$ cat flow/run.sh
#!/bin/bash
# the make line also repeats each setting of config.mk as NAME=value (left out here)
make -C /OpenROAD-flow-scripts/flow DESIGN_CONFIG=/design/flow/config.mk WORK_HOME=/design/flow/orfs CLKGATE_MAP_FILE= finish
$ cat flow/constraint.sdc
create_clock -name core_clock -period 4.83 [get_ports {clk}]
set_input_delay 0.9660 -clock core_clock [delete_from_list [all_inputs] [get_ports {clk}]]
set_output_delay 0.9660 -clock core_clock [all_outputs]
set_load 0.01 [all_outputs]
$ cat flow/config.mk
export PLATFORM = sky130hd
export DESIGN_NAME = Conv
export DESIGN_NICKNAME = Conv
export VERILOG_FILES = /design/flow/design.v
export SDC_FILE = /design/flow/constraint.sdc
export NUM_CORES = 4
export LEC_CHECK = 0
export CAP_MARGIN = 20
export CORE_MARGIN = 2
export CORE_UTILIZATION = 65
export SLEW_MARGIN = 20
$ cat flow/design.v
module Conv(
  clk,
  rst_n,
  image_valid,
  filter_valid,
  in_data,
  out_valid,
  out_data
);
input clk,rst_n,image_valid,filter_valid;
input [2:0] in_data;
output logic [8:0]out_data;
output logic out_valid;
logic [2:0] A,B,C,D,E,F,G,H,I;
logic [2:0] A1,A2,A3,A4,A5,A6,A7,A8,B1,B2,B3,B4,B5,B6,B7,B8,C1,C2,C3,C4,C5,C6,C7,C8,D1,D2,D3,D4,D5,D6,D7,D8,E1,E2,E3,E4,E5,E6,E7,E8,F1,F2,F3,F4,F5,F6,F7,F8,G1,G2,G3,G4,G5,G6,G7,G8,H1,H2,H3,H4,H5,H6,H7,H8;
logic [5:0] cntin;
logic [5:0] cnt_mul;
logic [3:0] cnt_out;
logic [8:0] CO1,CO2,CO3,CO4;
logic [8:0] CON1,CON2,CON3,CON4,CON5,CON6,CON7,CON8,CON9,CON10,CON11,CON12,CON13,CON14,CON15,CON16,CON17,CON18,CON19,CON20,CON21,CON22,CON23,CON24,CON25,CON26,CON27,CON28,CON29,CON30,CON31,CON32,CON33,CON34,CON35,CON36;
logic [2:0] i1,i2,i3,i4,i5,i6,i7,i8,i9;
logic [1:0] c_state, n_state;
logic [8:0] comp1,comp2,sol,temp_con;
parameter GET_dATA= 2'b00,MUL= 2'b01,OUT = 2'b10;
	assign comp1 = (CO1>CO2)? CO1 : CO2;
	assign comp2 = (CO3>CO4)? CO3 : CO4;
	assign sol = (comp1 >comp2)? comp1 : comp2;
always_ff @(posedge clk or negedge rst_n)
begin
	if (!rst_n) 
	begin
		out_data <= 0;
		out_valid <= 0 ;
		c_state <= 2'b00;
		cntin <=0;
		cnt_out<=0;
		cnt_mul<=0;
	end
    else        
	begin
	c_state <= n_state;
		case (c_state)
		  GET_dATA: 
			begin
				out_valid <= 0 ;
				out_data <=0;
				cnt_out<=0;
				if (filter_valid)
				begin
					A<=B;B<=C;C<=D;
					D<=E;E<=F;F<=G;
					G<=H;H<=I;I<=in_data;
				end
				else if (image_valid)
				begin
					cntin<=cntin+1;
					A1<=A2;A2<=A3;A3<=A4;A4<=A5;A5<=A6;A6<=A7;A7<=A8;A8<=B1;
					B1<=B2;B2<=B3;B3<=B4;B4<=B5;B5<=B6;B6<=B7;B7<=B8;B8<=C1;
					C1<=C2;C2<=C3;C3<=C4;C4<=C5;C5<=C6;C6<=C7;C7<=C8;C8<=D1;
					D1<=D2;D2<=D3;D3<=D4;D4<=D5;D5<=D6;D6<=D7;D7<=D8;D8<=E1;
					E1<=E2;E2<=E3;E3<=E4;E4<=E5;E5<=E6;E6<=E7;E7<=E8;E8<=F1;
					F1<=F2;F2<=F3;F3<=F4;F4<=F5;F5<=F6;F6<=F7;F7<=F8;F8<=G1;
					G1<=G2;G2<=G3;G3<=G4;G4<=G5;G5<=G6;G6<=G7;G7<=G8;G8<=H1;
					H1<=H2;H2<=H3;H3<=H4;H4<=H5;H5<=H6;H6<=H7;H7<=H8;H8<=in_data;
				end
			end
		  MUL: 
			begin
				cntin<=0;
				cnt_mul<=cnt_mul+1;
				CON1<=CON2;CON2<=CON3;CON3<=CON4;CON4<=CON5;CON5<=CON6;CON6<=CON7;CON7<=CON8;CON8<=CON9;CON9<=CON10;
				CON10<=CON11;CON11<=CON12;CON12<=CON13;CON13<=CON14;CON14<=CON15;CON15<=CON16;CON16<=CON17;CON17<=CON18;CON18<=CON19;CON19<=CON20;
				CON20<=CON21;CON21<=CON22;CON22<=CON23;CON23<=CON24;CON24<=CON25;CON25<=CON26;CON26<=CON27;CON27<=CON28;CON28<=CON29;CON29<=CON30;
				CON30<=CON31;CON31<=CON32;CON32<=CON33;CON33<=CON34;CON34<=CON35;CON35<=CON36;CON36<=temp_con;
				if (cnt_mul==0)begin
					i1<=A1;
					i2<=A2;i3<=A3;i4<=B1;i5<=B2;i6<=B3;i7<=C1;i8<=C2;i9<=C3;
				end
				else if(cnt_mul==1)begin
					i1<=A2;
					i2<=A3;i3<=A4;i4<=B2;i5<=B3;i6<=B4;i7<=C2;i8<=C3;i9<=C4;			
				end
				else if(cnt_mul==2)begin
					i1<=A3;
					i2<=A4;i3<=A5;i4<=B3;i5<=B4;i6<=B5;i7<=C3;i8<=C4;i9<=C5;				
				end
				else if(cnt_mul==3)begin
					i1<=A4;
					i2<=A5;i3<=A6;i4<=B4;i5<=B5;i6<=B6;i7<=C4;i8<=C5;i9<=C6;		
				end
				else if(cnt_mul==4)begin
					i1<=A5
					;i2<=A6;i3<=A7;i4<=B5;i5<=B6;i6<=B7;i7<=C5;i8<=C6;i9<=C7;					
				end
				else if(cnt_mul==5)begin
					i1<=A6;
					i2<=A7;i3<=A8;i4<=B6;i5<=B7;i6<=B8;i7<=C6;i8<=C7;i9<=C8;				
				end
				else if(cnt_mul==6)begin
					i1<=B1;
					i2<=B2;i3<=B3;i4<=C1;i5<=C2;i6<=C3;i7<=D1;i8<=D2;i9<=D3;
				end
				else if(cnt_mul==7)begin
					i1<=B2;
					i2<=B3;i3<=B4;i4<=C2;i5<=C3;i6<=C4;i7<=D2;i8<=D3;i9<=D4;			
				end
				else if(cnt_mul==8)begin
					i1<=B3;
					i2<=B4;i3<=B5;i4<=C3;i5<=C4;i6<=C5;i7<=D3;i8<=D4;i9<=D5;				
				end
				else if(cnt_mul==9)begin
					i1<=B4;
					i2<=B5;i3<=B6;i4<=C4;i5<=C5;i6<=C6;i7<=D4;i8<=D5;i9<=D6;		
				end
				else if(cnt_mul==10)begin
					i1<=B5;
					i2<=B6;i3<=B7;i4<=C5;i5<=C6;i6<=C7;i7<=D5;i8<=D6;i9<=D7;					
				end
				else if(cnt_mul==11)begin
					i1<=B6;
					i2<=B7;i3<=B8;i4<=C6;i5<=C7;i6<=C8;i7<=D6;i8<=D7;i9<=D8;						
				end
				else if(cnt_mul==12)begin
					i1<=C1;
					i2<=C2;i3<=C3;i4<=D1;i5<=D2;i6<=D3;i7<=E1;i8<=E2;i9<=E3;
				end
				else if(cnt_mul==13)begin
					i1<=C2;
					i2<=C3;i3<=C4;i4<=D2;i5<=D3;i6<=D4;i7<=E2;i8<=E3;i9<=E4;			
				end
				else if(cnt_mul==14)begin
					i1<=C3;
					i2<=C4;i3<=C5;i4<=D3;i5<=D4;i6<=D5;i7<=E3;i8<=E4;i9<=E5;				
				end
				else if(cnt_mul==15)begin
					i1<=C4;
					i2<=C5;i3<=C6;i4<=D4;i5<=D5;i6<=D6;i7<=E4;i8<=E5;i9<=E6;		
				end
				else if(cnt_mul==16)begin
					i1<=C5;
					i2<=C6;i3<=C7;i4<=D5;i5<=D6;i6<=D7;i7<=E5;i8<=E6;i9<=E7;					
				end
				else if(cnt_mul==17)begin
					i1<=C6;
					i2<=C7;i3<=C8;i4<=D6;i5<=D7;i6<=D8;i7<=E6;i8<=E7;i9<=E8;	
				end	
				else if (cnt_mul==18)begin
					i1<=D1;
					i2<=D2;i3<=D3;i4<=E1;i5<=E2;i6<=E3;i7<=F1;i8<=F2;i9<=F3;
				end
				else if(cnt_mul==19)begin
					i1<=D2;
					i2<=D3;i3<=D4;i4<=E2;i5<=E3;i6<=E4;i7<=F2;i8<=F3;i9<=F4;			
				end
				else if(cnt_mul==20)begin
					i1<=D3;
					i2<=D4;i3<=D5;i4<=E3;i5<=E4;i6<=E5;i7<=F3;i8<=F4;i9<=F5;				
				end
				else if(cnt_mul==21)begin
					i1<=D4;
					i2<=D5;i3<=D6;i4<=E4;i5<=E5;i6<=E6;i7<=F4;i8<=F5;i9<=F6;		
				end
				else if(cnt_mul==22)begin
					i1<=D5;
					i2<=D6;i3<=D7;i4<=E5;i5<=E6;i6<=E7;i7<=F5;i8<=F6;i9<=F7;					
				end
				else if(cnt_mul==23)begin
					i1<=D6;
					i2<=D7;i3<=D8;i4<=E6;i5<=E7;i6<=E8;i7<=F6;i8<=F7;i9<=F8;	
				end
				else if(cnt_mul==24)begin
					i1<=E1;
					i2<=E2;i3<=E3;i4<=F1;i5<=F2;i6<=F3;i7<=G1;i8<=G2;i9<=G3;
				end
				else if(cnt_mul==25)begin
					i1<=E2;
					i2<=E3;i3<=E4;i4<=F2;i5<=F3;i6<=F4;i7<=G2;i8<=G3;i9<=G4;			
				end
				else if(cnt_mul==26)begin
					i1<=E3;
					i2<=E4;i3<=E5;i4<=F3;i5<=F4;i6<=F5;i7<=G3;i8<=G4;i9<=G5;				
				end
				else if(cnt_mul==27)begin
					i1<=E4;
					i2<=E5;i3<=E6;i4<=F4;i5<=F5;i6<=F6;i7<=G4;i8<=G5;i9<=G6;		
				end
				else if(cnt_mul==28)begin
					i1<=E5;
					i2<=E6;i3<=E7;i4<=F5;i5<=F6;i6<=F7;i7<=G5;i8<=G6;i9<=G7;					
				end
				else if(cnt_mul==29)begin
					i1<=E6;
					i2<=E7;i3<=E8;i4<=F6;i5<=F7;i6<=F8;i7<=G6;i8<=G7;i9<=G8;	
				end	
				else if(cnt_mul==30)begin
					i1<=F1;
					i2<=F2;i3<=F3;i4<=G1;i5<=G2;i6<=G3;i7<=H1;i8<=H2;i9<=H3;
				end
				else if(cnt_mul==31)begin
					i1<=F2;
					i2<=F3;i3<=F4;i4<=G2;i5<=G3;i6<=G4;i7<=H2;i8<=H3;i9<=H4;			
				end
				else if(cnt_mul==32)begin
					i1<=F3;
					i2<=F4;i3<=F5;i4<=G3;i5<=G4;i6<=G5;i7<=H3;i8<=H4;i9<=H5;				
				end
				else if(cnt_mul==33)begin
					i1<=F4;
					i2<=F5;i3<=F6;i4<=G4;i5<=G5;i6<=G6;i7<=H4;i8<=H5;i9<=H6;		
				end
				else if(cnt_mul==34)begin
					i1<=F5;
					i2<=F6;i3<=F7;i4<=G5;i5<=G6;i6<=G7;i7<=H5;i8<=H6;i9<=H7;					
				end
				else if(cnt_mul==35)begin
					i1<=F6;
					i2<=F7;i3<=F8;i4<=G6;i5<=G7;i6<=G8;i7<=H6;i8<=H7;i9<=H8;	
				end
			end
		  OUT:
			begin
				cnt_mul<=0;
				cnt_out<=cnt_out+1;
				cntin <=0;
				CO1 <= CON1;CON1<=CON3;CON3<=CON5;CON5<=CON13;CON13<=CON15;CON15<=CON17;CON17<=CON25;CON25<=CON27;CON27<=CON29;
				CO2 <= CON2;CON2<=CON4;CON4<=CON6;CON6<=CON14;CON14<=CON16;CON16<=CON18;CON18<=CON26;CON26<=CON28;CON28<=CON30;
				CO3 <= CON7;CON7<=CON9;CON9<=CON11;CON11<=CON19;CON19<=CON21;CON21<=CON23;CON23<=CON31;CON31<=CON33;CON33<=CON35;
				CO4 <= CON8;CON8<=CON10;CON10<=CON12;CON12<=CON20;CON20<=CON22;CON22<=CON24;CON24<=CON32;CON32<=CON34;CON34<=CON36;
				if (cnt_out > 0 && cnt_out < 10)
				begin
					out_data<=sol;
					out_valid <= 1;
				end
			end
		endcase
    end
end	
always_comb      
begin
	n_state ='bx;
	case (c_state)
		GET_dATA: 
		    begin
			if (image_valid||filter_valid) 
				begin
				if(cntin==63) n_state = MUL;
				else n_state = GET_dATA;
				end 
			else 
				begin
				n_state = GET_dATA;
				end
			end
		MUL:
			begin
				if(cnt_mul==36)
				n_state = OUT;	
				else 
				n_state = MUL;
			end
		OUT:
			begin
			if (cnt_out == 9) n_state = GET_dATA;
			else n_state = OUT;
			end
	endcase
	temp_con = A*i1+B*i2+C*i3+D*i4+E*i5+F*i6+G*i7+H*i8+I*i9;
end
endmodule
==> results.py, run 1 <==
# Synthesis and PnR figures
metrics = {
    "synthesis": {
        "synth_area_leader_cell": "edfxtp_1",
        "xor_area_share_pct": 0.262,
        "synth_cell_types": 110,
        "yosys_warnings": 1,
        "floorplan.nets": 3243,
        "avgSynthCellArea_um2": 11.9,
        "ys_sh_aoi_pct": 17.6,
        "yosys.area_share.adder_pct": 6.46,
        "synth_async_sr_flop_share_pct": 4.57,
        "netlist_top_cells_count": "edfxtp_1, mux2_2, nand2_1",
        "yosys_area_um2": 36800,
        "synth.area.top_cells": "edfxtp_1, mux2_2, fa_1, ha_1, a221oi_1",
        "netlist_area_um2": 36800,
        "ys_cells": 3086,
        "syn_inst": 3086,
        "top_cell": "edfxtp_1",
        "ys_ff": 635,
        "synth_seq_share_pct": 51.4,
        "flop_cell": "edfxtp_1",
        "synth_top_area_share_pct": 49.4,
        "mux_share_pct": 9.48,
        "edf_count": 606,
        "logic_family": "AND-OR/OR-AND gates",
        "synth-simple-area-share_pct": 10.5,
    },
    "power": {
        "comb-power_uw": 1390,
        "seq-power_uw": 6140,
        "p_seq_share_pct": 47.2,
        "p_sw_share_pct": 25.3,
        "p_switching_uw": 3290,
        "leakage_uw": 0.0142,
        "power_density_nw_per_um2": 317,
        "p_int_uw": 9700,
        "pwr-share-clk_pct": 42.1,
        "pwr-share-comb_pct": 10.7,
        "clk-power_uw": 5460,
        "power.group.top": "sequential cells",
        "ir_drop_mv": 0.341,
    },
    "worst_setup_path": {
        "worst-path-buf-inv": 3,
        "r2r_setup_slack_ps": -950,
        "critPathLaunch": "i3[2]$_DFFE_PP_",
        "r2r-end": "CON36[8]$_DFFE_PP_",
        "cp_max_fo": 2,
        "r2r_cells": 18,
        "required_ps": 5200,
        "crit_path_start_kind": "register",
        "regToRegStartpoint": "i3[2]$_DFFE_PP_",
        "crit_type": "reg -> reg",
        "crit_top_cell": "fa_2",
        "worstSetupEndpoint": "CON36[8]$_DFFE_PP_",
        "crit_arrival_ps": 6140,
        "cp.depth": 18,
        "critPathMaxStageDelay_ps": 610,
        "cp_top_family": "adder cells",
        "end_kind": "register",
        "cp_cell_sequence": "nand2_4 -> fa_2 -> fa_1 -> inv_2 -> fa_2 -> inv_2 -> fa_2 -> fa_2 -> fa_2 -> inv_2 -> ha_4 -> ha_4 -> fa_2 -> a21o_1 -> a21oi_2 -> o21bai_1 -> a21oi_2 -> xor2_1",
        "slowest_stage": "fa_1",
    },
    "clock_network": {
        "cts_tree": "done",
        "insertion_delay_ps": 640,
        "numCtsBuffers": 66,
        "cts.clk_slew.worst_paths_ps": 70,
        "cts.path.max_buffers": 3,
        "postCtsHoldBufs": 0,
        "cts_num_sinks": 635,
        "ctsHtreeMaxLevel": 3,
        "clock-root-buffer": "clkbuf_16",
    },
    "routing": {
        "drt-total-wl_um": 147000,
        "ant_nets": 0,
        "drt_iter0_markers": 5809,
        "drc": 0,
        "vias": 31800,
        "avgRoutedWirePerCell_um": 37.1,
        "vias_per_cell": 8.02,
        "first_pass_iters": 12,
    },
    "layout": {
        "nNetsFinal": 3309,
        "fin_util_pct": 73.0,
        "nFillCells": 3517,
        "instances_no_fill": 3969,
        "area_growth_pct": 11.4,
    },
    "final_timing": {
        "worst_pin_slew_ps": 1300,
        "fin_ws_ps": -947,
        "setup-tns-final_ps": -4580,
        "setup_viol": 8,
        "rsz0062_at_grt": "yes",
        "maxSlewViolCount": 0,
        "period_minus_slack_ps": 5780,
        "finalCritPeriodShare_pct": 120,
        "fin_skew_ps": 25.1,
        "finalHoldViolCount": 0,
        "hold_slack_ps": 249,
        "slew_headroom_pct": 13.0,
        "fmax_mhz": 173,
    },
    "global_routing": {
        "grt_pass1_vias": 31100,
        "grt_max_degree": 151,
        "track_usage_pct": 49.1,
        "grt_pass1_wl_um": 212000,
        "antenna_found_initial": 9,
        "grt-ovfl-total": 0,
    },
    "floorplan": {
        "core.rowCount": 87,
        "die_w_um": 242,
        "fp_util_pct": 65.6,
        "io_pins": 17,
        "die_y_um": 242,
        "fp.coreArea_um2": 56200,
        "chipArea_um2": 58600,
    },
    "run_status": {
        "violations": "negative setup slack",
        "status": "finished with violations",
    },
    "job": {
        "drv_cap": 0,
        "warnings": 41,
    },
    "place": {
        "dp_hpwl_um": 93100,
        "dp_cells": 3827,
        "port_buffers": 16,
        "preCtsSetupSlack_ps": -627,
        "place_congestion": 1.07,
    },
    "min_path": {
        "hold_class": "in -> async",
    },
}
## metrics by stage
step	instance area (µm²)	total power [µW]
final	41000	13000
after CTS	40900	12700
after floorplan	36900	6810
after global placement	38500	7120
after global routing	41000	13200
after detailed placement	38500	7210
## per-layer routing
metal | wire, µm | share of wire (%) | GRT usage (%)
met2 | 64300 | 44 | 75.2
met5 | 65 | 0.044 | 0
met1 | 48100 | 33 | 58.7
met3 | 18900 | 13 | 14.4
met4 | 16000 | 11 | 37.9
## cell type report
class	count	area, µm²	share of cell area (%)
tap	756	946	2.31
clock buffer	78	1710	4.16
timing repair buffer	237	1950	4.76
inverter	115	432	1.05
antenna	9	22.5	0.0549
clock inverter	42	483	1.18
multi-input combinational	2097	16600	40.4
sequential	635	18900	46.1
## what timing repair did
action / CTS / global route
gates cloned: 0 / 0
buffers inserted: 13 / 3
endpoints found under the hold margin: 0 / 0
pin swaps: 32 / 16
resized: 41 / 14
endpoints found under the setup margin: 6 / 12
==> inputs of run 2 (changes only) <==
Settings changed: ABC_AREA set to 1, CORE_UTILIZATION 65 to 35, CTS_CLUSTER_DIAMETER set to 374, CTS_CLUSTER_SIZE set to 16, GPL_ROUTABILITY_DRIVEN set to 1, GPL_TIMING_DRIVEN set to 0, MAX_ROUTING_LAYER set to met5, PLACE_DENSITY_LB_ADDON set to 0.02, SETUP_SLACK_MARGIN set to 1.2, SLEW_MARGIN 20 to 15, TNS_END_PERCENT set to 65.
Clock period 4.83 ns to 6.45 ns, I/O delays scaled along.
==> results.py, run 2 <==
# Synthesis and PnR figures
metrics = {
    "run_status": {
        "status": "timing/DRC/antenna clean",
    },
    "synthesis": {
        "top_cell": "nand2_1",
        "syn_inst": 4225,
        "synth.area.top_cells": "edfxtp_1, nand2_1, o21ai_0, inv_1, a21oi_1",
        "edf_count": 606,
        "synth_async_sr_flop_share_pct": 4.57,
        "ys_sh_aoi_pct": 16.0,
        "synth_area_leader_cell": "edfxtp_1",
        "floorplan.nets": 4382,
        "flop_cell": "edfxtp_1",
        "synth-simple-area-share_pct": 17.2,
        "netlist_top_cells_count": "nand2_1, edfxtp_1, inv_1",
        "yosys_warnings": 1,
        "avgSynthCellArea_um2": 8.68,
        "yosys_area_um2": 36700,
        "synth_top_area_share_pct": 49.6,
        "logic_family": "simple AND/OR/NAND/NOR gates",
        "ys_cells": 4225,
        "netlist_area_um2": 36700,
        "ys_ff": 635,
        "yosys.area_share.adder_pct": 6.49,
        "mux_share_pct": 0.0273,
        "xor_area_share_pct": 0.143,
        "synth_cell_types": 56,
        "synth_seq_share_pct": 51.6,
    },
    "clock_network": {
        "ctsHtreeMaxLevel": 2,
        "numCtsBuffers": 45,
        "insertion_delay_ps": 670,
        "cts_tree": "done",
        "cts.clk_slew.worst_paths_ps": 80,
        "cts.path.max_buffers": 3,
        "postCtsHoldBufs": 0,
        "cts_num_sinks": 635,
        "clock-root-buffer": "clkbuf_16",
    },
    "final_timing": {
        "slew_headroom_pct": 21.3,
        "fin_skew_ps": 39.6,
        "finalCritPeriodShare_pct": 82.5,
        "worst_pin_slew_ps": 1180,
        "setup-tns-final_ps": 0,
        "rsz0062_at_grt": "yes",
        "maxSlewViolCount": 0,
        "period_minus_slack_ps": 5320,
        "finalHoldViolCount": 0,
        "fmax_mhz": 188,
        "setup_viol": 0,
    },
    "routing": {
        "avgRoutedWirePerCell_um": 23.1,
        "drc": 0,
        "n_antenna_cell": 0,
        "vias_per_cell": 5.26,
        "first_pass_iters": 7,
        "ant_nets": 0,
        "drt_iter0_markers": 3679,
        "drt-total-wl_um": 133000,
        "vias": 30200,
    },
    "floorplan": {
        "fp.coreArea_um2": 104000,
        "chipArea_um2": 107000,
        "die_w_um": 328,
        "core.rowCount": 118,
        "io_pins": 17,
        "die_y_um": 328,
        "fp_util_pct": 35.4,
    },
    "job": {
        "warnings": 33,
        "drv_cap": 0,
    },
    "min_path": {
        "hold_class": "reg -> reg",
        "hold_path_depth": 0,
        "min_to": "CO1[5]$_DFFE_PP_",
        "hold_start": "CON1[5]$_DFFE_PP_",
    },
    "place": {
        "dp_hpwl_um": 92100,
        "place_congestion": 0.931,
        "port_buffers": 16,
    },
    "worst_setup_path": {
        "r2r_cells": 19,
        "crit_path_start_kind": "register",
        "worstSetupEndpoint": "CON36[5]$_DFFE_PP_",
        "critPathMaxStageDelay_ps": 570,
        "cp_cell_sequence": "nand2_1 -> fa_2 -> inv_1 -> fa_1 -> fa_1 -> inv_1 -> fa_2 -> fa_2 -> fa_2 -> inv_1 -> fa_2 -> ha_4 -> a21oi_2 -> inv_1 -> a31oi_4 -> buf_4 -> buf_4 -> buf_4 -> xor2_1",
        "cp_top_family": "adder cells",
        "crit_arrival_ps": 5780,
        "cp.depth": 19,
        "end_kind": "register",
        "cp_max_fo": 4,
        "slowest_stage": "fa_2",
        "required_ps": 6910,
        "worst-path-buf-inv": 7,
        "critPathLaunch": "H[2]$_DFFE_PP_",
        "r2r-end": "CON36[5]$_DFFE_PP_",
        "regToRegStartpoint": "H[2]$_DFFE_PP_",
        "r2r_setup_slack_ps": 1130,
        "crit_type": "reg -> reg",
        "crit_top_cell": "fa_2",
    },
    "layout": {
        "regArea_um2": 18900,
        "comb_area_um2": 14800,
        "nFillCells": 10700,
        "area_growth_pct": 10.7,
        "nNetsFinal": 4491,
    },
    "power": {
        "power_density_nw_per_um2": 205,
        "power.group.top": "sequential cells",
        "comb-power_uw": 899,
        "ir_drop_mv": 0.480,
        "clk-power_uw": 2840,
        "p_switching_uw": 2050,
        "power_uw": 8310,
        "pwr-share-comb_pct": 10.8,
        "leakage_uw": 0.0169,
        "p_seq_share_pct": 55.0,
        "p_int_uw": 6270,
        "seq-power_uw": 4580,
        "pwr-share-clk_pct": 34.2,
        "p_sw_share_pct": 24.6,
    },
    "global_routing": {
        "grt_pass1_wl_um": 199000,
        "grt_pass1_vias": 29600,
        "grt-ovfl-total": 0,
        "track_usage_pct": 24.6,
        "grt_max_degree": 90,
        "antenna_found_initial": 3,
    },
}
-- run 2: through the flow --
stage / std cells / cell area, µm² / hold WS (ps) / worst slack [ps] / util (%)
final: 5750 / 40600 / 412 / 1130 / 39.1
after global routing: 5750 / 40600 / 432 / 915 / 39.1
after CTS: 5745 / 40500 / 413 / 1070 / 39.1
after detailed placement: 5637 / 38900 / 405 / 859 / 37.5
after global placement: 5621 / 38600 / 405 / -1650 / 37.2
after floorplan: 4225 / 36700 / 400 / 1210 / -
-- run 2: cell type report --
type | instances | share of cell area, %
inverter | 567 | 5.25
timing repair buffer | 62 | 1.74
tap | 1380 | 4.26
clock inverter | 3 | 0.133
multi-input combinational | 2805 | 36.5
sequential | 635 | 46.6
clock buffer | 80 | 3.10
buffer | 218 | 2.40
-- run 2: layer usage --
layer / vias to the layer above / GRT usage, % / routed length [µm] / part of all wire [%]
met3: 276 / 3.94 / 9860 / 7.4
met2: 1293 / 37.1 / 57200 / 43
met1: 14300 / 35.8 / 60900 / 46
met5: - / 0 / 0 / 0
li1: 14400 / - / - / -
met4: 0 / 8.57 / 4840 / 3.6
-- run 2: what timing repair did --
item,in CTS,in global routing
setup buffers,25,5
resized,23,11
pin swaps,28,16
endpoints found under the setup margin,4,4
==> inputs of run 3 (changes only) <==
Settings changed: ABC_AREA 1 to not set, CAP_MARGIN 20 to 25, CELL_PAD_IN_SITES_DETAIL_PLACEMENT set to 0, CELL_PAD_IN_SITES_GLOBAL_PLACEMENT set to 0, CORE_ASPECT_RATIO set to 1.07, CORE_UTILIZATION 35 to 19, CTS_CLUSTER_DIAMETER 374 to not set, CTS_CLUSTER_SIZE 16 to not set, GPL_TIMING_DRIVEN 0 to not set, HOLD_SLACK_MARGIN set to 0.28, MAX_ROUTING_LAYER met5 to not set, PLACE_DENSITY set to 0.69, PLACE_DENSITY_LB_ADDON 0.02 to not set, SETUP_SLACK_MARGIN 1.2 to not set, SLEW_MARGIN 15 to 20, TNS_END_PERCENT 65 to 100.
Clock period 6.45 ns to 3.57 ns, I/O delays scaled along.
==> results.py, run 3 <==
# Synthesis and PnR figures
metrics = {
    "run_status": {
        "status": "finished with violations",
        "violations": "negative setup slack",
    },
    "synthesis": {
        "syn_inst": 3086,
        "logic_family": "AND-OR/OR-AND gates",
        "avgSynthCellArea_um2": 11.9,
        "flop_cell": "edfxtp_1",
        "floorplan.nets": 3243,
        "netlist_area_um2": 36800,
        "yosys_warnings": 1,
        "ys_sh_aoi_pct": 17.6,
        "netlist_top_cells_count": "edfxtp_1, mux2_2, nand2_1",
        "xor_area_share_pct": 0.262,
        "ys_cells": 3086,
        "synth-simple-area-share_pct": 10.5,
        "synth.area.top_cells": "edfxtp_1, mux2_2, fa_1, ha_1, a221oi_1",
        "synth_area_leader_cell": "edfxtp_1",
        "synth_async_sr_flop_share_pct": 4.57,
        "synth_seq_share_pct": 51.4,
        "synth_top_area_share_pct": 49.4,
        "synth_cell_types": 110,
        "top_cell": "edfxtp_1",
        "edf_count": 606,
        "ys_ff": 635,
        "yosys.area_share.adder_pct": 6.46,
        "mux_share_pct": 9.48,
        "yosys_area_um2": 36800,
    },
    "floorplan": {
        "chipArea_um2": 197000,
        "die_y_um": 459,
        "fp_util_pct": 19.1,
        "core.rowCount": 167,
        "die_w_um": 430,
        "fp.coreArea_um2": 193000,
        "io_pins": 17,
    },
    "place": {
        "place_congestion": 1.03,
        "dp_cells": 6005,
        "preCtsSetupSlack_ps": -1770,
        "port_buffers": 16,
        "dp_hpwl_um": 107000,
    },
    "global_routing": {
        "grt_pass1_wl_um": 211000,
        "antenna_found_initial": 12,
        "grt-ovfl-total": 0,
        "track_usage_pct": 14.2,
        "grt_pass1_vias": 30400,
        "grt_max_degree": 167,
    },
    "routing": {
        "avgRoutedWirePerCell_um": 23.6,
        "vias_per_cell": 4.99,
        "drt-total-wl_um": 145000,
        "first_pass_iters": 7,
        "vias": 30700,
        "drt_iter0_markers": 4000,
        "ant_nets": 0,
        "drc": 0,
    },
    "power": {
        "seq-power_uw": 8310,
        "power_density_nw_per_um2": 353,
        "p_int_uw": 12700,
        "pwr-share-comb_pct": 9.0,
        "clk-power_uw": 6790,
        "p_switching_uw": 3920,
        "p_seq_share_pct": 50.0,
        "comb-power_uw": 1500,
        "power_uw": 16600,
        "ir_drop_mv": 0.379,
        "pwr-share-clk_pct": 40.9,
        "p_sw_share_pct": 23.6,
        "power.group.top": "sequential cells",
        "leakage_uw": 0.0163,
    },
    "min_path": {
        "hold_path_depth": 0,
        "min_to": "CO1[2]$_DFFE_PP_",
        "hold_class": "reg -> reg",
        "hold_start": "CON1[2]$_DFFE_PP_",
    },
    "worst_setup_path": {
        "r2r_cells": 17,
        "critPathLaunch": "E[2]$_DFFE_PP_",
        "r2r-end": "CON36[7]$_DFFE_PP_",
        "crit_top_cell": "fa_1",
        "cp_top_family": "adder cells",
        "crit_path_start_kind": "register",
        "cp.depth": 17,
        "slowest_stage": "fa_1",
        "worstSetupEndpoint": "CON36[7]$_DFFE_PP_",
        "crit_arrival_ps": 5720,
        "required_ps": 3960,
        "crit_type": "reg -> reg",
        "r2r_setup_slack_ps": -1770,
        "regToRegStartpoint": "E[2]$_DFFE_PP_",
        "worst-path-buf-inv": 3,
        "cp_cell_sequence": "nand2_2 -> fa_1 -> inv_2 -> fa_2 -> inv_2 -> fa_1 -> fa_1 -> fa_1 -> fa_1 -> inv_1 -> fa_1 -> ha_1 -> a21o_1 -> a21oi_2 -> o21bai_1 -> a21oi_1 -> xnor2_1",
        "cp_max_fo": 3,
        "critPathMaxStageDelay_ps": 590,
        "end_kind": "register",
    },
    "clock_network": {
        "cts.clk_slew.worst_paths_ps": 60,
        "ctsHtreeMaxLevel": 3,
        "numCtsBuffers": 67,
        "cts_tree": "done",
        "clock-root-buffer": "clkbuf_16",
        "insertion_delay_ps": 670,
        "cts.path.max_buffers": 3,
        "postCtsHoldBufs": 0,
        "cts_num_sinks": 635,
    },
    "layout": {
        "nNetsFinal": 3719,
        "comb_area_um2": 16800,
        "instances_no_fill": 6147,
        "nFillCells": 20300,
        "fin_util_pct": 24.4,
        "area_growth_pct": 27.7,
        "regArea_um2": 18900,
    },
    "final_timing": {
        "slew_headroom_pct": 31.6,
        "finalHoldViolCount": 0,
        "maxSlewViolCount": 0,
        "fin_skew_ps": 32.4,
        "worst_pin_slew_ps": 1030,
        "setup_viol": 10,
        "finalCritPeriodShare_pct": 149,
        "fmax_mhz": 187,
        "hold_slack_ps": 422,
        "rsz0062_at_grt": "yes",
        "fin_ws_ps": -1770,
        "period_minus_slack_ps": 5340,
    },
    "job": {
        "warnings": 46,
        "drv_cap": 0,
    },
}
-- run 3: final cells by class --
type | instances | share of cell area [%]
Antenna cell | 2 | 0.0106
Tap cell | 2535 | 6.74
Clock inverter | 34 | 0.771
Timing Repair Buffer | 646 | 11.8
Clock buffer | 83 | 3.71
Sequential cell | 635 | 40.2
Inverter | 115 | 0.918
Multi-Input combinational cell | 2097 | 35.8
-- run 3: what timing repair did --
action / CTS / global route
resized: 25 / 86
endpoints found under the hold margin: 0 / 0
buffers inserted: 11 / 15
setup endpoints to repair: 29 / 31
pin swaps: 5 / 44
-- run 3: per-stage QoR --
stage | TNS (ps) | area [µm²]
global route | -12090 | 47000
CTS | -10190 | 46500
detailed placement | -14730 | 44200
finish | -10490 | 47000
global placement | -13600 | 44200
floorplan | -152620 | 36900
-- run 3: metal layers --
layer  vias to the layer above  track usage [%]  part of all wire, %
li1                      13100                -                    -
met1                     15200             18.1                   41
met2                      1770             21.6                   43
met3                       547             3.69                  9.3
met4                        18             8.07                  6.8
met5                         -                0                 0.10
==> inputs of run 4 (changes only) <==
Settings changed: CAP_MARGIN 25 to 20, CELL_PAD_IN_SITES_DETAIL_PLACEMENT 0 to not set, CELL_PAD_IN_SITES_GLOBAL_PLACEMENT 0 to not set, CORE_ASPECT_RATIO 1.07 to not set, CORE_UTILIZATION 19 to 66, CTS_CLUSTER_DIAMETER set to 362, CTS_CLUSTER_SIZE set to 23, GPL_ROUTABILITY_DRIVEN 1 to not set, HOLD_SLACK_MARGIN 0.28 to not set, PLACE_DENSITY 0.69 to not set, SETUP_SLACK_MARGIN set to 1.1, TNS_END_PERCENT 100 to not set.
Clock period 3.57 ns to 4.15 ns, I/O delays scaled along.
==> results.py, run 4 <==
# Generated from Yosys and OpenROAD reports
metrics = {
    "clock_network": {
        "cts.path.max_buffers": 3,
        "ctsHtreeMaxLevel": 1,
        "numCtsBuffers": 31,
        "clock-root-buffer": "clkbuf_16",
        "postCtsHoldBufs": 0,
        "cts_num_sinks": 635,
    },
    "synthesis": {
        "top_cell": "edfxtp_1",
        "netlist_top_cells_count": "edfxtp_1, mux2_2, nand2_1",
        "flop_cell": "edfxtp_1",
        "synth-simple-area-share_pct": 10.5,
        "synth.area.top_cells": "edfxtp_1, mux2_2, fa_1, ha_1, a221oi_1",
        "ys_ff": 635,
        "syn_inst": 3086,
        "edf_count": 606,
        "avgSynthCellArea_um2": 11.9,
        "xor_area_share_pct": 0.262,
        "synth_async_sr_flop_share_pct": 4.57,
        "ys_sh_aoi_pct": 17.6,
        "synth_top_area_share_pct": 49.4,
        "yosys_warnings": 1,
        "yosys.area_share.adder_pct": 6.46,
        "synth_cell_types": 110,
        "synth_seq_share_pct": 51.4,
        "logic_family": "AND-OR/OR-AND gates",
        "floorplan.nets": 3243,
        "netlist_area_um2": 36800,
        "ys_cells": 3086,
        "synth_area_leader_cell": "edfxtp_1",
        "mux_share_pct": 9.48,
        "yosys_area_um2": 36800,
    },
    "place": {
        "place_congestion": 1.14,
        "dp_hpwl_um": 101000,
        "preCtsSetupSlack_ps": -1270,
        "port_buffers": 16,
        "dp_cells": 4039,
    },
    "floorplan": {
        "die_w_um": 240,
        "core.rowCount": 86,
        "chipArea_um2": 57700,
        "fp_util_pct": 66.9,
        "io_pins": 17,
        "fp.coreArea_um2": 55100,
        "die_y_um": 240,
    },
    "run_status": {
        "status": "stopped before the end",
        "stop_error": "[ERROR GRT-0232] Routing congestion too high. Check the congestion heatmap in the GUI.",
        "lastStage": "5_1_grt",
    },
    "global_routing": {
        "track_usage_pct": 68.9,
        "grt-ovfl-total": 5,
    },
}
## run 4: metrics by stage
stage	TNS (ps)	hold slack [ps]	instance area, µm²
after floorplan	-19710	400	37000
after global placement	-5600	402	40400
after detailed placement	-6570	412	40400
after CTS	-6310	134	44200
## run 4: what timing repair did
item / 4_1_cts
gates cloned: 5
endpoints found under the setup margin: 71
endpoints found under the hold margin: 0
resized: 372
buffers inserted: 132
pin swaps: 120
## run 4: per-layer routing
metal  track usage, %  GRT overflow
met1             72.4             0
met2             85.5             1
met5             28.1             0
met4             62.5             4
met3             51.2             0
==> inputs of run 5 (changes only) <==
Settings changed: CORE_UTILIZATION 66 to 40, CTS_CLUSTER_DIAMETER 362 to not set, CTS_CLUSTER_SIZE 23 to not set, SETUP_SLACK_MARGIN 1.1 to not set.
Clock period 4.15 ns to 4.25 ns, I/O delays scaled along.
==> results.py, run 5 <==
# Synthesis and PnR figures
metrics = {
    "worst_setup_path": {
        "r2r_cells": 18,
        "r2r-end": "CON36[8]$_DFFE_PP_",
        "cp.depth": 18,
        "end_kind": "register",
        "crit_type": "reg -> reg",
        "cp_top_family": "adder cells",
        "worst-path-buf-inv": 3,
        "crit_arrival_ps": 5670,
        "slowest_stage": "fa_1",
        "r2r_setup_slack_ps": -1050,
        "cp_cell_sequence": "nand2_2 -> fa_1 -> fa_1 -> inv_2 -> fa_1 -> inv_2 -> fa_1 -> fa_2 -> fa_1 -> inv_2 -> ha_4 -> ha_4 -> fa_2 -> a21o_1 -> a21oi_2 -> o21bai_1 -> a21oi_1 -> xor2_1",
        "crit_path_start_kind": "register",
        "critPathLaunch": "i4[0]$_DFFE_PP_",
        "required_ps": 4620,
        "worstSetupEndpoint": "CON36[8]$_DFFE_PP_",
        "critPathMaxStageDelay_ps": 540,
        "crit_top_cell": "fa_1",
        "cp_max_fo": 2,
        "regToRegStartpoint": "i4[0]$_DFFE_PP_",
    },
    "global_routing": {
        "grt_pass1_vias": 30100,
        "track_usage_pct": 30.1,
        "antenna_found_initial": 6,
        "grt_pass1_wl_um": 208000,
        "grt_max_degree": 195,
        "grt-ovfl-total": 0,
    },
    "synthesis": {
        "ys_sh_aoi_pct": 17.6,
        "netlist_area_um2": 36800,
        "logic_family": "AND-OR/OR-AND gates",
        "synth.area.top_cells": "edfxtp_1, mux2_2, fa_1, ha_1, a221oi_1",
        "synth_async_sr_flop_share_pct": 4.57,
        "netlist_top_cells_count": "edfxtp_1, mux2_2, nand2_1",
        "ys_cells": 3086,
        "xor_area_share_pct": 0.262,
        "top_cell": "edfxtp_1",
        "synth-simple-area-share_pct": 10.5,
        "yosys_area_um2": 36800,
        "syn_inst": 3086,
        "flop_cell": "edfxtp_1",
        "synth_cell_types": 110,
        "mux_share_pct": 9.48,
        "synth_area_leader_cell": "edfxtp_1",
        "synth_seq_share_pct": 51.4,
        "yosys.area_share.adder_pct": 6.46,
        "synth_top_area_share_pct": 49.4,
        "floorplan.nets": 3243,
        "yosys_warnings": 1,
        "avgSynthCellArea_um2": 11.9,
        "edf_count": 606,
        "ys_ff": 635,
    },
    "power": {
        "power_uw": 14200,
        "p_seq_share_pct": 49.1,
        "p_int_uw": 10900,
        "ir_drop_mv": 0.251,
        "pwr-share-comb_pct": 8.5,
        "clk-power_uw": 6030,
        "leakage_uw": 0.0154,
        "p_sw_share_pct": 23.1,
        "power_density_nw_per_um2": 327,
        "comb-power_uw": 1210,
        "pwr-share-clk_pct": 42.4,
        "seq-power_uw": 6980,
        "p_switching_uw": 3280,
        "power.group.top": "sequential cells",
    },
    "routing": {
        "drc": 0,
        "avgRoutedWirePerCell_um": 31.3,
        "vias_per_cell": 6.54,
        "first_pass_iters": 9,
        "drt_iter0_markers": 5021,
        "drt-total-wl_um": 145000,
        "ant_nets": 0,
        "vias": 30300,
    },
    "final_timing": {
        "period_minus_slack_ps": 5300,
        "fin_ws_ps": -1050,
        "finalCritPeriodShare_pct": 125,
        "hold_slack_ps": 148,
        "worst_pin_slew_ps": 1160,
        "fin_skew_ps": 52.8,
        "finalHoldViolCount": 0,
        "fmax_mhz": 189,
        "setup_viol": 7,
        "slew_headroom_pct": 22.3,
        "rsz0062_at_grt": "yes",
        "maxSlewViolCount": 0,
    },
    "clock_network": {
        "insertion_delay_ps": 660,
        "clock-root-buffer": "clkbuf_16",
        "cts.clk_slew.worst_paths_ps": 60,
        "ctsHtreeMaxLevel": 3,
        "cts_tree": "done",
        "cts_num_sinks": 635,
        "numCtsBuffers": 71,
        "cts.path.max_buffers": 3,
    },
    "layout": {
        "nFillCells": 8199,
        "regArea_um2": 18900,
        "area_growth_pct": 18.0,
        "instances_no_fill": 4631,
        "comb_area_um2": 16400,
        "nNetsFinal": 3548,
    },
    "job": {
        "drv_cap": 0,
        "warnings": 40,
    },
    "place": {
        "port_buffers": 16,
        "preCtsSetupSlack_ps": -1230,
        "dp_hpwl_um": 106000,
        "dp_cells": 4498,
        "place_congestion": 1.01,
    },
    "floorplan": {
        "fp.coreArea_um2": 91500,
        "chipArea_um2": 94500,
        "core.rowCount": 111,
        "fp_util_pct": 40.2,
        "io_pins": 17,
        "die_w_um": 307,
        "die_y_um": 307,
    },
    "run_status": {
        "status": "finished with violations",
        "violations": "negative setup slack",
    },
    "min_path": {
        "hold_class": "in -> async",
    },
}
==> run 5: layout make-up <==
| cell class | instances | area share [%] |
|---|---|---|
| Antenna cell | 3 | 0.0173 |
| Clock buffer | 95 | 4.49 |
| Clock inverter | 29 | 0.688 |
| Inverter | 115 | 0.993 |
| Multi-Input combinational cell | 2097 | 37.8 |
| Sequential cell | 635 | 43.6 |
| Tap cell | 1186 | 3.41 |
| Timing Repair Buffer | 471 | 8.99 |
==> run 5: per-layer routing <==
metal / up-vias / part of all wire (%) / track usage (%)
li1: 12800 / - / -
met1: 15000 / 39 / 38.9
met2: 1952 / 46 / 48.0
met3: 516 / 9.3 / 5.42
met4: 4 / 6.3 / 16.5
met5: - / 0.020 / 0
==> run 5: through the flow <==
| step | TNS, ps | cell area [µm²] | util, % |
|---|---|---|---|
| 2_1_floorplan | -3890 | 36900 | - |
| 5_1_grt | -6520 | 43400 | 47.5 |
| 3_5_place_dp | -6130 | 41100 | 44.9 |
| 4_1_cts | -5720 | 43400 | 47.4 |
| 3_3_place_gp | -5210 | 41100 | 44.9 |
| 6_report | -5450 | 43500 | 47.5 |
==> run 5: repair_timing <==
item                       CTS  global route
pin swaps                    1            11
cloned                       0             0
setup endpoints to repair    7             7
resized                      7             7
hold buffers                 0             0
setup buffers                2             4
==> inputs of run 6 (changes only) <==
Settings changed: ABC_AREA set to 1, CAP_MARGIN 20 to 25, CELL_PAD_IN_SITES_GLOBAL_PLACEMENT set to 1, CORE_UTILIZATION 40 to 35, CTS_CLUSTER_DIAMETER set to 374, CTS_CLUSTER_SIZE set to 16, GPL_ROUTABILITY_DRIVEN set to 0, GPL_TIMING_DRIVEN set to 0, MAX_ROUTING_LAYER set to met5, PLACE_DENSITY_LB_ADDON set to 0.02, SETUP_SLACK_MARGIN set to 1.2, SLEW_MARGIN 20 to 15, TNS_END_PERCENT set to 65.
Clock period 4.25 ns to 6.45 ns, I/O delays scaled along.
==> results.py, run 6 <==
# Synthesis and PnR figures
metrics = {
    "floorplan": {
        "io_pins": 17,
        "fp_util_pct": 35.4,
        "die_w_um": 328,
        "die_y_um": 328,
        "core.rowCount": 118,
        "fp.coreArea_um2": 104000,
        "chipArea_um2": 107000,
    },
    "worst_setup_path": {
        "crit_top_cell": "fa_1",
        "end_kind": "register",
        "required_ps": 6860,
        "cp_max_fo": 4,
        "regToRegStartpoint": "F[0]$_DFFE_PP_",
        "critPathMaxStageDelay_ps": 570,
        "cp.depth": 18,
        "cp_cell_sequence": "nand2_1 -> inv_1 -> fa_1 -> fa_1 -> inv_1 -> fa_1 -> fa_1 -> fa_1 -> fa_1 -> fa_1 -> inv_1 -> ha_2 -> a21oi_1 -> inv_1 -> a31oi_2 -> o21bai_1 -> a21oi_1 -> xor2_1",
        "critPathLaunch": "F[0]$_DFFE_PP_",
        "r2r_cells": 18,
        "crit_path_start_kind": "register",
        "r2r_setup_slack_ps": 1130,
        "crit_arrival_ps": 5730,
        "worst-path-buf-inv": 4,
        "crit_type": "reg -> reg",
        "slowest_stage": "fa_1",
        "r2r-end": "CON36[7]$_DFFE_PP_",
        "cp_top_family": "adder cells",
        "worstSetupEndpoint": "CON36[7]$_DFFE_PP_",
    },
    "synthesis": {
        "netlist_top_cells_count": "nand2_1, edfxtp_1, inv_1",
        "xor_area_share_pct": 0.143,
        "synth_async_sr_flop_share_pct": 4.57,
        "mux_share_pct": 0.0273,
        "syn_inst": 4225,
        "yosys_warnings": 1,
        "synth_cell_types": 56,
        "yosys.area_share.adder_pct": 6.49,
        "yosys_area_um2": 36700,
        "ys_ff": 635,
        "synth_top_area_share_pct": 49.6,
        "avgSynthCellArea_um2": 8.68,
        "logic_family": "simple AND/OR/NAND/NOR gates",
        "synth.area.top_cells": "edfxtp_1, nand2_1, o21ai_0, inv_1, a21oi_1",
        "synth_area_leader_cell": "edfxtp_1",
        "edf_count": 606,
        "floorplan.nets": 4382,
        "top_cell": "nand2_1",
        "flop_cell": "edfxtp_1",
        "netlist_area_um2": 36700,
        "ys_cells": 4225,
        "synth_seq_share_pct": 51.6,
        "synth-simple-area-share_pct": 17.2,
        "ys_sh_aoi_pct": 16.0,
    },
    "run_status": {
        "status": "timing/DRC/antenna clean",
    },
    "final_timing": {
        "fmax_mhz": 188,
        "period_minus_slack_ps": 5320,
        "finalHoldViolCount": 0,
        "slew_headroom_pct": 18.7,
        "worst_pin_slew_ps": 1220,
        "fin_skew_ps": 28.7,
        "rsz0062_at_grt": "yes",
        "maxSlewViolCount": 0,
        "setup_viol": 0,
        "finalCritPeriodShare_pct": 82.6,
    },
    "routing": {
        "vias_per_cell": 5.36,
        "drt_iter0_markers": 3455,
        "n_antenna_cell": 0,
        "avgRoutedWirePerCell_um": 24.8,
        "drt-total-wl_um": 142000,
        "vias": 30700,
        "ant_nets": 0,
        "first_pass_iters": 6,
        "drc": 0,
    },
    "layout": {
        "finalInstanceArea_um2": 40500,
        "nNetsFinal": 4492,
        "area_growth_pct": 10.6,
        "instances_no_fill": 5740,
        "fin_util_pct": 39.1,
    },
    "global_routing": {
        "track_usage_pct": 26.2,
        "grt_pass1_wl_um": 209000,
        "antenna_found_initial": 0,
        "grt_pass1_vias": 30100,
        "grt-ovfl-total": 0,
        "grt_max_degree": 102,
    },
    "power": {
        "comb-power_uw": 761,
        "leakage_uw": 0.0169,
        "p_sw_share_pct": 25.0,
        "power_uw": 8220,
        "pwr-share-clk_pct": 35.1,
        "p_int_uw": 6160,
        "power_density_nw_per_um2": 203,
        "p_switching_uw": 2060,
        "power.group.top": "sequential cells",
        "clk-power_uw": 2890,
        "seq-power_uw": 4580,
        "ir_drop_mv": 0.193,
        "p_seq_share_pct": 55.6,
        "pwr-share-comb_pct": 9.3,
    },
    "clock_network": {
        "clock-root-buffer": "clkbuf_16",
        "numCtsBuffers": 45,
        "cts_num_sinks": 635,
        "cts.path.max_buffers": 3,
        "postCtsHoldBufs": 0,
        "cts.clk_slew.worst_paths_ps": 80,
        "insertion_delay_ps": 650,
        "ctsHtreeMaxLevel": 2,
        "cts_tree": "done",
    },
    "job": {
        "drv_cap": 0,
        "warnings": 35,
    },
    "place": {
        "placed_cell_area_um2": 39000,
        "port_buffers": 16,
        "dp_cells": 5640,
        "dp_hpwl_um": 101000,
    },
    "min_path": {
        "min_to": "CO1[4]$_DFFE_PP_",
        "hold_class": "reg -> reg",
        "hold_start": "CON1[4]$_DFFE_PP_",
        "hold_path_depth": 0,
    },
}
[run 6: layout make-up]
cell class	count	area, µm²
sequential	635	18900
buffer	218	972
tap	1380	1730
clock buffer	69	1220
inverter	567	2130
fill	10700	63100
timing repair buffer	63	764
clock inverter	3	53.8
multi-input combinational	2805	14700
[run 6: metrics by stage]
step	TNS, ps	setup slack [ps]	hold WS [ps]
floorplan	0	1210	400
global placement	-835490	-2190	404
detailed placement	0	831	408
CTS	0	972	418
global route	0	885	427
finish	0	1130	417
[run 6: metal layers]
layer	part of all wire [%]	track usage (%)	up-vias
li1	-	-	14400
met1	45	37.8	14900
met2	45	41.5	1203
met3	6.9	3.80	229
met4	2.5	6.35	0
met5	0	0	-
[run 6: what timing repair did]
item | 4_1_cts | 5_1_grt
endpoints found under the hold margin | 0 | 0
endpoints found under the setup margin | 4 | 5
resized | 11 | 9
pin swaps | 12 | 25
buffers inserted | 13 | 14
==> inputs of run 7 (changes only) <==
Settings changed: CAP_MARGIN 25 to 20, CELL_PAD_IN_SITES_GLOBAL_PLACEMENT 1 to not set, CORE_UTILIZATION 35 to 68, CTS_CLUSTER_DIAMETER 374 to not set, CTS_CLUSTER_SIZE 16 to 96, GPL_ROUTABILITY_DRIVEN 0 to not set, GPL_TIMING_DRIVEN 0 to not set, MAX_ROUTING_LAYER met5 to not set, PLACE_DENSITY_LB_ADDON 0.02 to not set, SETUP_SLACK_MARGIN 1.2 to not set, SLEW_MARGIN 15 to 20, TNS_END_PERCENT 65 to not set.
Clock period 6.45 ns to 6.59 ns, I/O delays scaled along.
==> results.py, run 7 <==
# Synthesis and PnR figures
metrics = {
    "clock_network": {
        "post_cts_buffers": 0,
        "insertion_delay_ps": 630,
        "cts.clk_slew.worst_paths_ps": 60,
        "ctsHtreeMaxLevel": 3,
        "ctsResizeCount": 0,
        "postCtsHoldBufs": 0,
        "cts_num_sinks": 635,
        "clock-root-buffer": "clkbuf_16",
        "numCtsBuffers": 68,
        "cts_tree": "done",
        "cts.path.max_buffers": 3,
    },
    "job": {
        "warnings": 41,
        "drv_cap": 0,
    },
    "floorplan": {
        "die_y_um": 236,
        "die_w_um": 236,
        "core.rowCount": 85,
        "io_pins": 17,
        "chipArea_um2": 55800,
        "fp.coreArea_um2": 53600,
        "fp_util_pct": 68.4,
    },
    "final_timing": {
        "slew_headroom_pct": 22.8,
        "maxSlewViolCount": 0,
        "finalHoldViolCount": 0,
        "setup_viol": 0,
        "fin_ws_ps": 1010,
        "finalCritPeriodShare_pct": 84.6,
        "setup-tns-final_ps": 0,
        "worst_pin_slew_ps": 1160,
        "fin_skew_ps": 22.7,
        "rsz0062_at_grt": "no",
        "period_minus_slack_ps": 5580,
        "fmax_mhz": 179,
    },
    "synthesis": {
        "syn_inst": 4225,
        "synth_seq_share_pct": 51.6,
        "synth_top_area_share_pct": 49.6,
        "synth.area.top_cells": "edfxtp_1, nand2_1, o21ai_0, inv_1, a21oi_1",
        "mux_share_pct": 0.0273,
        "netlist_area_um2": 36700,
        "synth_async_sr_flop_share_pct": 4.57,
        "floorplan.nets": 4382,
        "yosys.area_share.adder_pct": 6.49,
        "logic_family": "simple AND/OR/NAND/NOR gates",
        "synth-simple-area-share_pct": 17.2,
        "avgSynthCellArea_um2": 8.68,
        "xor_area_share_pct": 0.143,
        "netlist_top_cells_count": "nand2_1, edfxtp_1, inv_1",
        "synth_area_leader_cell": "edfxtp_1",
        "top_cell": "nand2_1",
        "yosys_warnings": 1,
        "yosys_area_um2": 36700,
        "synth_cell_types": 56,
        "flop_cell": "edfxtp_1",
        "ys_sh_aoi_pct": 16.0,
        "ys_ff": 635,
        "edf_count": 606,
        "ys_cells": 4225,
    },
    "place": {
        "dp_hpwl_um": 57500,
        "place_congestion": 0.930,
        "port_buffers": 16,
        "dp_cells": 4769,
        "preCtsSetupSlack_ps": 1030,
    },
    "power": {
        "comb-power_uw": 618,
        "p_sw_share_pct": 23.1,
        "clk-power_uw": 3720,
        "leakage_uw": 0.0168,
        "p_switching_uw": 2040,
        "p_seq_share_pct": 50.8,
        "pwr-share-clk_pct": 42.2,
        "seq-power_uw": 4480,
        "power_density_nw_per_um2": 224,
        "power.group.top": "sequential cells",
        "p_int_uw": 6780,
        "pwr-share-comb_pct": 7.0,
        "ir_drop_mv": 0.191,
    },
    "layout": {
        "area_growth_pct": 7.43,
        "fin_util_pct": 73.5,
        "instances_no_fill": 4891,
        "nNetsFinal": 4300,
    },
    "routing": {
        "vias_per_cell": 6.08,
        "avgRoutedWirePerCell_um": 18.8,
        "drc": 0,
        "n_antenna_cell": 0,
        "vias": 29700,
        "first_pass_iters": 9,
        "drt_iter0_markers": 3729,
        "ant_nets": 0,
        "drt-total-wl_um": 92200,
    },
    "worst_setup_path": {
        "cp_top_family": "adder cells",
        "end_kind": "register",
        "worstSetupEndpoint": "CON36[7]$_DFFE_PP_",
        "cp.depth": 18,
        "cp_max_fo": 4,
        "r2r-end": "CON36[7]$_DFFE_PP_",
        "crit_arrival_ps": 5940,
        "critPathMaxStageDelay_ps": 570,
        "r2r_cells": 18,
        "crit_path_start_kind": "register",
        "worst-path-buf-inv": 4,
        "crit_top_cell": "fa_1",
        "slowest_stage": "fa_1",
        "regToRegStartpoint": "H[2]$_DFFE_PP_",
        "required_ps": 6960,
        "cp_cell_sequence": "nand2_1 -> fa_1 -> inv_1 -> fa_1 -> fa_1 -> inv_1 -> fa_1 -> fa_1 -> fa_1 -> fa_1 -> inv_1 -> ha_1 -> a21oi_1 -> inv_1 -> a31oi_1 -> o21bai_1 -> a21oi_1 -> xor2_1",
        "critPathLaunch": "H[2]$_DFFE_PP_",
        "crit_type": "reg -> reg",
        "r2r_setup_slack_ps": 1010,
    },
    "global_routing": {
        "antenna_found_initial": 0,
        "grt_max_degree": 225,
        "grt-ovfl-total": 0,
        "grt_pass1_wl_um": 148000,
        "track_usage_pct": 33.1,
        "grt_pass1_vias": 29300,
    },
    "min_path": {
        "hold_path_depth": 0,
        "hold_class": "reg -> reg",
        "hold_start": "CON1[2]$_DFFE_PP_",
        "min_to": "CO1[2]$_DFFE_PP_",
    },
    "run_status": {
        "status": "timing/DRC/antenna clean",
    },
}
-- run 7: cell type report --
cell class / instances / area, µm²
sequential: 635 / 18900
multi-input combinational: 2805 / 14700
fill: 3874 / 14200
inverter: 567 / 2140
clock buffer: 77 / 1740
tap: 696 / 871
timing repair buffer: 66 / 568
clock inverter: 45 / 432
-- run 7: metal layers --
layer | vias to the layer above | wire (µm) | track usage [%]
met4 | 0 | 4530 | 16.2
met2 | 1645 | 42800 | 53.9
li1 | 14000 | - | -
met1 | 13700 | 35900 | 43.4
met5 | - | 0 | 0
met3 | 377 | 9000 | 5.91
-- run 7: through the flow --
step	area (µm²)	total power [µW]	hold slack [ps]
floorplan	36700	5010	400
global placement	37200	5130	404
detailed placement	37200	5170	410
CTS	39400	8860	425
global route	39400	9110	441
finish	39400	8820	422
==> inputs of run 8 (changes only) <==
Settings changed: ABC_AREA 1 to not set, CORE_UTILIZATION 68 to 40, CTS_CLUSTER_SIZE 96 to not set.
Clock period 6.59 ns to 5.63 ns, I/O delays scaled along.
==> results.py, run 8 <==
# Synthesis and PnR figures
metrics = {
    "global_routing": {
        "grt_pass1_vias": 28600,
        "grt_pass1_wl_um": 198000,
        "grt_max_degree": 191,
        "antenna_found_initial": 6,
        "grt-ovfl-total": 0,
        "track_usage_pct": 28.5,
    },
    "place": {
        "placed_cell_area_um2": 38600,
        "place_congestion": 0.998,
        "dp_cells": 4200,
        "port_buffers": 16,
        "dp_hpwl_um": 96100,
    },
    "clock_network": {
        "postCtsHoldBufs": 0,
        "ctsHtreeMaxLevel": 3,
        "insertion_delay_ps": 660,
        "numCtsBuffers": 72,
        "cts.clk_slew.worst_paths_ps": 60,
        "cts_num_sinks": 635,
        "clock-root-buffer": "clkbuf_16",
        "cts.path.max_buffers": 3,
        "cts_tree": "done",
    },
    "power": {
        "clk-power_uw": 4580,
        "pwr-share-comb_pct": 6.8,
        "p_seq_share_pct": 49.9,
        "comb-power_uw": 724,
        "p_int_uw": 8120,
        "power_density_nw_per_um2": 259,
        "p_sw_share_pct": 23.2,
        "p_switching_uw": 2460,
        "power.group.top": "sequential cells",
        "leakage_uw": 0.0138,
        "pwr-share-clk_pct": 43.3,
        "ir_drop_mv": 0.185,
        "power_uw": 10600,
        "seq-power_uw": 5270,
    },
    "min_path": {
        "hold_start": "CON1[0]$_DFFE_PP_",
        "hold_class": "reg -> reg",
        "min_to": "CO1[0]$_DFFE_PP_",
        "hold_path_depth": 0,
    },
    "synthesis": {
        "synth.area.top_cells": "edfxtp_1, mux2_2, fa_1, ha_1, a221oi_1",
        "ys_sh_aoi_pct": 17.6,
        "synth_top_area_share_pct": 49.4,
        "synth-simple-area-share_pct": 10.5,
        "synth_area_leader_cell": "edfxtp_1",
        "ys_ff": 635,
        "syn_inst": 3086,
        "netlist_top_cells_count": "edfxtp_1, mux2_2, nand2_1",
        "yosys.area_share.adder_pct": 6.46,
        "synth_async_sr_flop_share_pct": 4.57,
        "xor_area_share_pct": 0.262,
        "synth_cell_types": 110,
        "flop_cell": "edfxtp_1",
        "mux_share_pct": 9.48,
        "yosys_area_um2": 36800,
        "yosys_warnings": 1,
        "synth_seq_share_pct": 51.4,
        "logic_family": "AND-OR/OR-AND gates",
        "ys_cells": 3086,
        "netlist_area_um2": 36800,
        "top_cell": "edfxtp_1",
        "avgSynthCellArea_um2": 11.9,
        "edf_count": 606,
        "floorplan.nets": 3243,
    },
    "worst_setup_path": {
        "crit_arrival_ps": 5830,
        "crit_path_start_kind": "register",
        "required_ps": 6020,
        "worstSetupEndpoint": "CON36[8]$_DFFE_PP_",
        "regToRegStartpoint": "i4[1]$_DFFE_PP_",
        "crit_type": "reg -> reg",
        "r2r-end": "CON36[8]$_DFFE_PP_",
        "r2r_cells": 18,
        "cp_max_fo": 3,
        "cp_top_family": "adder cells",
        "r2r_setup_slack_ps": 200,
        "end_kind": "register",
        "critPathLaunch": "i4[1]$_DFFE_PP_",
        "cp.depth": 18,
        "critPathMaxStageDelay_ps": 540,
        "slowest_stage": "fa_1",
        "worst-path-buf-inv": 3,
        "cp_cell_sequence": "nand2_1 -> fa_1 -> fa_1 -> inv_1 -> fa_1 -> inv_1 -> fa_1 -> fa_1 -> fa_1 -> inv_1 -> ha_1 -> ha_2 -> fa_2 -> a21o_1 -> a21oi_2 -> o21bai_1 -> a21oi_2 -> xor2_1",
        "crit_top_cell": "fa_1",
    },
    "floorplan": {
        "fp.coreArea_um2": 91500,
        "die_w_um": 307,
        "die_y_um": 307,
        "core.rowCount": 111,
        "chipArea_um2": 94500,
        "io_pins": 17,
        "fp_util_pct": 40.2,
    },
    "final_timing": {
        "fin_skew_ps": 36.1,
        "finalCritPeriodShare_pct": 96.5,
        "fmax_mhz": 184,
        "maxSlewViolCount": 0,
        "worst_pin_slew_ps": 1240,
        "finalHoldViolCount": 0,
        "setup_viol": 0,
        "slew_headroom_pct": 17.2,
        "period_minus_slack_ps": 5430,
    },
    "routing": {
        "ant_nets": 0,
        "vias_per_cell": 6.67,
        "drt-total-wl_um": 137000,
        "vias": 28900,
        "first_pass_iters": 13,
        "avgRoutedWirePerCell_um": 31.7,
        "drt_iter0_markers": 4839,
        "drc": 0,
    },
    "layout": {
        "nFillCells": 8390,
        "instances_no_fill": 4334,
        "fin_util_pct": 44.6,
        "area_growth_pct": 10.9,
        "nNetsFinal": 3245,
        "finalInstanceArea_um2": 40800,
    },
    "job": {
        "drv_cap": 0,
        "warnings": 37,
    },
    "run_status": {
        "status": "timing/DRC/antenna clean",
    },
}
-- run 8: per-layer routing --
layer	vias up	track usage (%)	share of wire [%]	wire length (µm)
li1	12200	-	-	-
met1	14300	36.7	39	53400
met2	1921	44.9	45	62500
met3	495	6.46	9.9	13700
met4	2	14.6	5.8	7960
met5	-	0	0.0095	13
-- run 8: area by class of cell --
cell class                      count  area, µm²  share of cell area (%)
Antenna cell                        2       5.00                  0.0123
Clock buffer                       93       1900                    4.65
Clock inverter                     39        365                   0.894
Inverter                          115        432                    1.06
Multi-Input combinational cell   2097      16400                    40.1
Sequential cell                   635      18900                    46.3
Tap cell                         1186       1480                    3.63
Timing Repair Buffer              167       1370                    3.35
-- run 8: repair_timing --
| item | CTS | global route |
|---|---|---|
| setup endpoints to repair | 0 | 2 |
| buffers inserted | 0 | 0 |
| resized | 0 | 6 |
-- run 8: through the flow --
stage	setup slack, ps	hold slack [ps]	setup TNS, ps
after floorplan	324	400	0
after global placement	141	403	0
after detailed placement	83.2	407	0
after CTS	54.1	421	0
after global routing	-8.42	435	-8.42
final	197	419	0
==> inputs of run 9 (changes only) <==
Settings changed: CORE_UTILIZATION 40 to 58, SETUP_SLACK_MARGIN set to 1.1.
Clock period 5.63 ns to 4.15 ns, I/O delays scaled along.
==> results.py, run 9 <==
# Synthesis and PnR figures
metrics = {
    "synthesis": {
        "floorplan.nets": 3243,
        "avgSynthCellArea_um2": 11.9,
        "logic_family": "AND-OR/OR-AND gates",
        "yosys.area_share.adder_pct": 6.46,
        "synth_top_area_share_pct": 49.4,
        "mux_share_pct": 9.48,
        "synth.area.top_cells": "edfxtp_1, mux2_2, fa_1, ha_1, a221oi_1",
        "synth_area_leader_cell": "edfxtp_1",
        "synth_seq_share_pct": 51.4,
        "edf_count": 606,
        "netlist_top_cells_count": "edfxtp_1, mux2_2, nand2_1",
        "top_cell": "edfxtp_1",
        "flop_cell": "edfxtp_1",
        "ys_sh_aoi_pct": 17.6,
        "synth_async_sr_flop_share_pct": 4.57,
        "ys_cells": 3086,
        "yosys_area_um2": 36800,
        "ys_ff": 635,
        "netlist_area_um2": 36800,
        "synth_cell_types": 110,
        "xor_area_share_pct": 0.262,
        "yosys_warnings": 1,
        "syn_inst": 3086,
        "synth-simple-area-share_pct": 10.5,
    },
    "worst_setup_path": {
        "r2r_cells": 19,
        "cp_max_fo": 3,
        "cp.depth": 19,
        "worst-path-buf-inv": 6,
        "required_ps": 4540,
        "end_kind": "register",
        "slowest_stage": "fa_1",
        "r2r_setup_slack_ps": -1280,
        "crit_top_cell": "fa_1",
        "regToRegStartpoint": "i4[1]$_DFFE_PP_",
        "cp_top_family": "adder cells",
        "critPathMaxStageDelay_ps": 550,
        "cp_cell_sequence": "nand2_1 -> fa_1 -> fa_1 -> inv_2 -> fa_1 -> inv_1 -> fa_2 -> fa_2 -> fa_1 -> inv_2 -> ha_4 -> ha_4 -> fa_2 -> a21o_1 -> a21oi_2 -> buf_4 -> buf_6 -> buf_6 -> xnor2_2",
        "crit_path_start_kind": "register",
        "critPathLaunch": "i4[1]$_DFFE_PP_",
        "crit_arrival_ps": 5830,
        "worstSetupEndpoint": "CON36[6]$_DFFE_PP_",
        "crit_type": "reg -> reg",
        "r2r-end": "CON36[6]$_DFFE_PP_",
    },
    "clock_network": {
        "ctsHtreeMaxLevel": 3,
        "cts_tree": "done",
        "cts.clk_slew.worst_paths_ps": 80,
        "numCtsBuffers": 68,
        "clock-root-buffer": "clkbuf_16",
        "cts_num_sinks": 635,
        "insertion_delay_ps": 660,
        "cts.path.max_buffers": 3,
    },
    "place": {
        "place_congestion": 1.11,
        "dp_hpwl_um": 104000,
        "port_buffers": 16,
        "preCtsSetupSlack_ps": -1380,
    },
    "routing": {
        "avgRoutedWirePerCell_um": 37.3,
        "drc": 0,
        "drt_iter0_markers": 5799,
        "first_pass_iters": 13,
        "ant_nets": 0,
        "vias_per_cell": 7.64,
        "drt-total-wl_um": 166000,
        "vias": 33900,
    },
    "job": {
        "warnings": 42,
        "drv_cap": 0,
    },
    "power": {
        "leakage_uw": 0.0168,
        "comb-power_uw": 1490,
        "pwr-share-comb_pct": 9.9,
        "ir_drop_mv": 0.391,
        "power_density_nw_per_um2": 319,
        "p_sw_share_pct": 25.1,
        "power.group.top": "sequential cells",
        "pwr-share-clk_pct": 42.6,
        "power_uw": 15000,
        "p_seq_share_pct": 47.5,
        "clk-power_uw": 6400,
        "p_int_uw": 11300,
        "p_switching_uw": 3770,
        "seq-power_uw": 7150,
    },
    "run_status": {
        "status": "finished with violations",
        "violations": "negative setup slack",
    },
    "min_path": {
        "hold_class": "in -> async",
    },
    "floorplan": {
        "fp_util_pct": 58.5,
        "core.rowCount": 92,
        "chipArea_um2": 65500,
        "io_pins": 17,
        "die_w_um": 256,
        "die_y_um": 256,
        "fp.coreArea_um2": 63000,
    },
    "final_timing": {
        "rsz0062_at_grt": "yes",
        "setup_viol": 16,
        "hold_slack_ps": 142,
        "slew_headroom_pct": 8.95,
        "fin_ws_ps": -1280,
        "period_minus_slack_ps": 5430,
        "finalCritPeriodShare_pct": 131,
        "finalHoldViolCount": 0,
        "fin_skew_ps": 37.7,
        "worst_pin_slew_ps": 1370,
        "fmax_mhz": 184,
        "maxSlewViolCount": 0,
    },
    "global_routing": {
        "grt-ovfl-total": 0,
        "antenna_found_initial": 8,
        "grt_max_degree": 208,
        "grt_pass1_wl_um": 229000,
        "track_usage_pct": 47.9,
        "grt_pass1_vias": 32600,
    },
    "layout": {
        "area_growth_pct": 28.2,
        "nNetsFinal": 3697,
        "nFillCells": 3920,
    },
}
==> run 9: repair_timing <==
action / in CTS / in global routing
endpoints found under the hold margin: 0 / 0
hold buffers: 0 / 0
gates resized: 344 / 275
pin swaps: 108 / 123
setup buffers: 116 / 76
cloned: 3 / 4
setup endpoints to repair: 71 / 71
==> run 9: area by class of cell <==
| cell class | count | area, µm² | area share, % |
|---|---|---|---|
| Inverter | 115 | 437 | 0.925 |
| Antenna cell | 3 | 7.51 | 0.0159 |
| Sequential cell | 635 | 18900 | 40.1 |
| Clock inverter | 44 | 499 | 1.06 |
| Multi-Input combinational cell | 2099 | 18800 | 39.8 |
| Tap cell | 846 | 1060 | 2.24 |
| Clock buffer | 76 | 1740 | 3.69 |
| Timing Repair Buffer | 621 | 5770 | 12.2 |
==> run 9: layer usage <==
layer	vias to the layer above	GRT usage, %	share of wire, %
li1	13100	-	-
met2	3447	71.3	42
met1	16300	58.4	34
met4	6	34.3	10
met3	1126	16.7	14
met5	-	0	0.022
==> run 9: per-stage QoR <==
stage          utilization, %  cell area, µm²  setup TNS [ps]  cells
4_1_cts                  71.7           45200           -6040   4356
6_report                 75.0           47200           -8150   4439
2_1_floorplan               -           37000          -19710   3086
5_1_grt                  75.0           47200           -8090   4436
3_3_place_gp             64.2           40400           -6280   4117
3_5_place_dp             64.2           40400           -6770   4117
Power is estimated from default activity; no workload was simulated.
